Design my_chip, start of the top module:
module my_chip (
    input logic [11:0] io_in,  
    output logic [11:0] io_out,  
    input logic clock,
    input logic reset  
);
    ChipInterface #(.FRE(25000)) chipInterface_inst(
        .clock(clock),
        .confirm(io_in[0]),
        .clear(io_in[1]),
        .algorithm_select_mode(io_in[2]),
        .reset(reset),
        .enter0(io_in[3]), 
        .enter1(io_in[4]),
        .led(io_out[5:0])
    );
    assign io_out[11:6] = 6'b0;
endmodule
Size in the first run: ~1000 cells after synthesis, about 150 flip-flops, about 26 I/O pins, ~9500 um2 of cells after synthesis.
Settings: LEC_CHECK=0, ABC_AREA=0, CAP_MARGIN=20, CELL_PAD_IN_SITES_DETAIL_PLACEMENT=0, CORE_ASPECT_RATIO=0.91, CORE_MARGIN=2, CORE_UTILIZATION=56, MAX_ROUTING_LAYER=met4, PLACE_DENSITY=0.5, SETUP_SLACK_MARGIN=1.28, SLEW_MARGIN=20, TNS_END_PERCENT=45; clock period 4.61 ns.
run.sh (not shown) runs the stock make flow with config.mk's settings and CLKGATE_MAP_FILE=.
Next try:
==> flow/config.mk (replaced) <==
export PLATFORM = sky130hd
export DESIGN_NAME = my_chip
export DESIGN_NICKNAME = my_chip
export VERILOG_FILES = /design/flow/design.v
export SDC_FILE = /design/flow/constraint.sdc
export NUM_CORES = 4
export LEC_CHECK = 0
export CAP_MARGIN = 20
export CORE_MARGIN = 2
export CORE_UTILIZATION = 40
export CTS_CLUSTER_SIZE = 13
export MAX_ROUTING_LAYER = met4
export SLEW_MARGIN = 20
==> flow/constraint.sdc (replaced) <==
create_clock -name core_clock -period 10.0 [get_ports {clock}]
set_input_delay 2.0000 -clock core_clock [delete_from_list [all_inputs] [get_ports {clock}]]
set_output_delay 2.0000 -clock core_clock [all_outputs]
set_load 0.01 [all_outputs]
Outcome:
- first-iteration DRC count fell by 31%
- die area increases by 39%
- power decreases by 54%
- clock power shrinks by 53%
Next try:
--- a/flow/config.mk
+++ b/flow/config.mk
@@ -8,2 +8,6 @@
-export CAP_MARGIN = 20
-export CORE_MARGIN = 2
+export ABC_AREA = 1
+export CAP_MARGIN = 35
+export CELL_PAD_IN_SITES_DETAIL_PLACEMENT = 2
+export CELL_PAD_IN_SITES_GLOBAL_PLACEMENT = 2
+export CORE_ASPECT_RATIO = 0.51
+export CORE_MARGIN = 4
@@ -11 +15,2 @@
-export CTS_CLUSTER_SIZE = 13
+export GPL_TIMING_DRIVEN = 0
+export HOLD_SLACK_MARGIN = 0.02
@@ -13 +18,4 @@
-export SLEW_MARGIN = 20
+export PLACE_DENSITY_LB_ADDON = 0.22
+export SETUP_SLACK_MARGIN = -0.58
+export SLEW_MARGIN = 5
+export TNS_END_PERCENT = 45
Result:
- The new run finished clean
- global-route usage rose by 9.0 points
- power went down by 3.0%
- non-clock buffer count went up by 24
- via count goes up by 30%
Next try:
==> flow/config.mk (replaced) <==
export PLATFORM = sky130hd
export DESIGN_NAME = my_chip
export DESIGN_NICKNAME = my_chip
export VERILOG_FILES = /design/flow/design.v
export SDC_FILE = /design/flow/constraint.sdc
export NUM_CORES = 4
export LEC_CHECK = 0
export ABC_AREA = 1
export CAP_MARGIN = 20
export CORE_ASPECT_RATIO = 0.5
export CORE_MARGIN = 2
export CORE_UTILIZATION = 48
export CTS_CLUSTER_DIAMETER = 354
export CTS_CLUSTER_SIZE = 99
export SLEW_MARGIN = 35
export TNS_END_PERCENT = 35
Effect:
- die area falls by 20%
- cell area is lower by 1.9%
- global-route usage fell by 2.6 points
Next try:
==> flow/config.mk (replaced) <==
export PLATFORM = sky130hd
export DESIGN_NAME = my_chip
export DESIGN_NICKNAME = my_chip
export VERILOG_FILES = /design/flow/design.v
export SDC_FILE = /design/flow/constraint.sdc
export NUM_CORES = 4
export LEC_CHECK = 0
export ABC_AREA = 1
export CAP_MARGIN = 20
export CORE_MARGIN = 3
export CORE_UTILIZATION = 40
export CTS_CLUSTER_SIZE = 13
export MAX_ROUTING_LAYER = met5
export SLEW_MARGIN = 20
- cell area grows by 0.30%
- count of clock-buffer cells in the layout is unchanged
- first-iteration DRC count went down by 12%
- worst setup slack gets better by 43 ps
- maximum frequency came out higher by 1.1%
- critical path depth is lower by 1
- non-clock buffer count increases by 1
- area after synthesis does not change
- wire length is about the same
- die area climbs by 22%


## harbor
my_chip again, from the RTL that the note above started with.
==> flow/config.mk <==
export PLATFORM = sky130hd
export DESIGN_NAME = my_chip
export DESIGN_NICKNAME = my_chip
export VERILOG_FILES = /design/flow/design.v
export SDC_FILE = /design/flow/constraint.sdc
export NUM_CORES = 4
export LEC_CHECK = 0
export ABC_AREA = 1
export CAP_MARGIN = 20
export CORE_MARGIN = 2
export CORE_UTILIZATION = 72
export CTS_CLUSTER_DIAMETER = 29
export PLACE_DENSITY_LB_ADDON = 0.19
export SETUP_SLACK_MARGIN = 0.49
export SLEW_MARGIN = 20
==> flow/constraint.sdc <==
create_clock -name core_clock -period 3.13 [get_ports {clock}]
set_input_delay 0.6260 -clock core_clock [delete_from_list [all_inputs] [get_ports {clock}]]
set_output_delay 0.6260 -clock core_clock [all_outputs]
set_load 0.01 [all_outputs]
Final checks on harbor, whose flow otherwise completed, came back failing, citing negative setup slack.
### harbor -> zinc
Settings: PLACE_DENSITY_LB_ADDON no longer set, was 0.19; ABC_AREA no longer set, was 1; SETUP_SLACK_MARGIN no longer set, was 0.49; CTS_CLUSTER_DIAMETER no longer set, was 29; CORE_UTILIZATION now 18, was 72; the clock period (ns, I/O delays scaled along) now 15.3, was 3.13.
--- outcome ---
zinc and harbor: one clean run, zinc; the rest did not finish clean. | harbor | all stages done | FAIL | negative setup slack |. Critical path depth ended up 2 lower on zinc than on harbor. Total power draw, zinc and harbor: higher on harbor. harbor → zinc: share of total power consumed by net switching higher, vias after detailed routing lower. [compare] base=harbor new=zinc: sequential share of layout area has increased; combinational share of cell area has decreased. Re total routing usage reported by global routing: zinc and harbor aren't equal, and the higher value belongs to harbor. zinc vs harbor, leakage dissipation went down by about 14%. harbor leaves less setup margin than zinc. Average wire per standard cell: zinc < harbor.
What yarrow does differently from zinc at the input level:
Settings: an added ABC_AREA of 1; a change of CORE_UTILIZATION from 18 to 67; an added CTS_CLUSTER_SIZE of 96.
==> results <==
- Taking zinc as the reference, in yarrow final routed wirelength across all metal layers up about 13%; number of global-route vias before repair up 1048; arrival time at the worst endpoint down 0.08 ns.
- A slowest library cell on the worst path of sky130_fd_sc_hd__buf_4 is what yarrow shows, while sky130_fd_sc_hd__dfrtp_1 belongs to zinc.
Input-level comparison between onyx and yarrow:
Settings: a deleted CTS_CLUSTER_SIZE that had been 96; a change of CORE_UTILIZATION from 67 to 40; a deleted ABC_AREA that had been 1; a change of the clock period (ns, I/O delays scaled along) from 15.3 to 4.42.
Notes after the runs:
Delta (onyx minus yarrow): clock network area share fell 0.59 points; critical path depth rose 9; actual slew at the worst max-slew pin fell 0.052 ns; area of the die rose 0.0088 mm²; utilization fell 29 points.
Min first-pass GRT wire length across yarrow and onyx: onyx
From yarrow to onyx the numbers moved as follows: total number of tap cells picked up an extra 131, final instance count without filler cells lost 193.
Power and IR drop assume default switching activity.
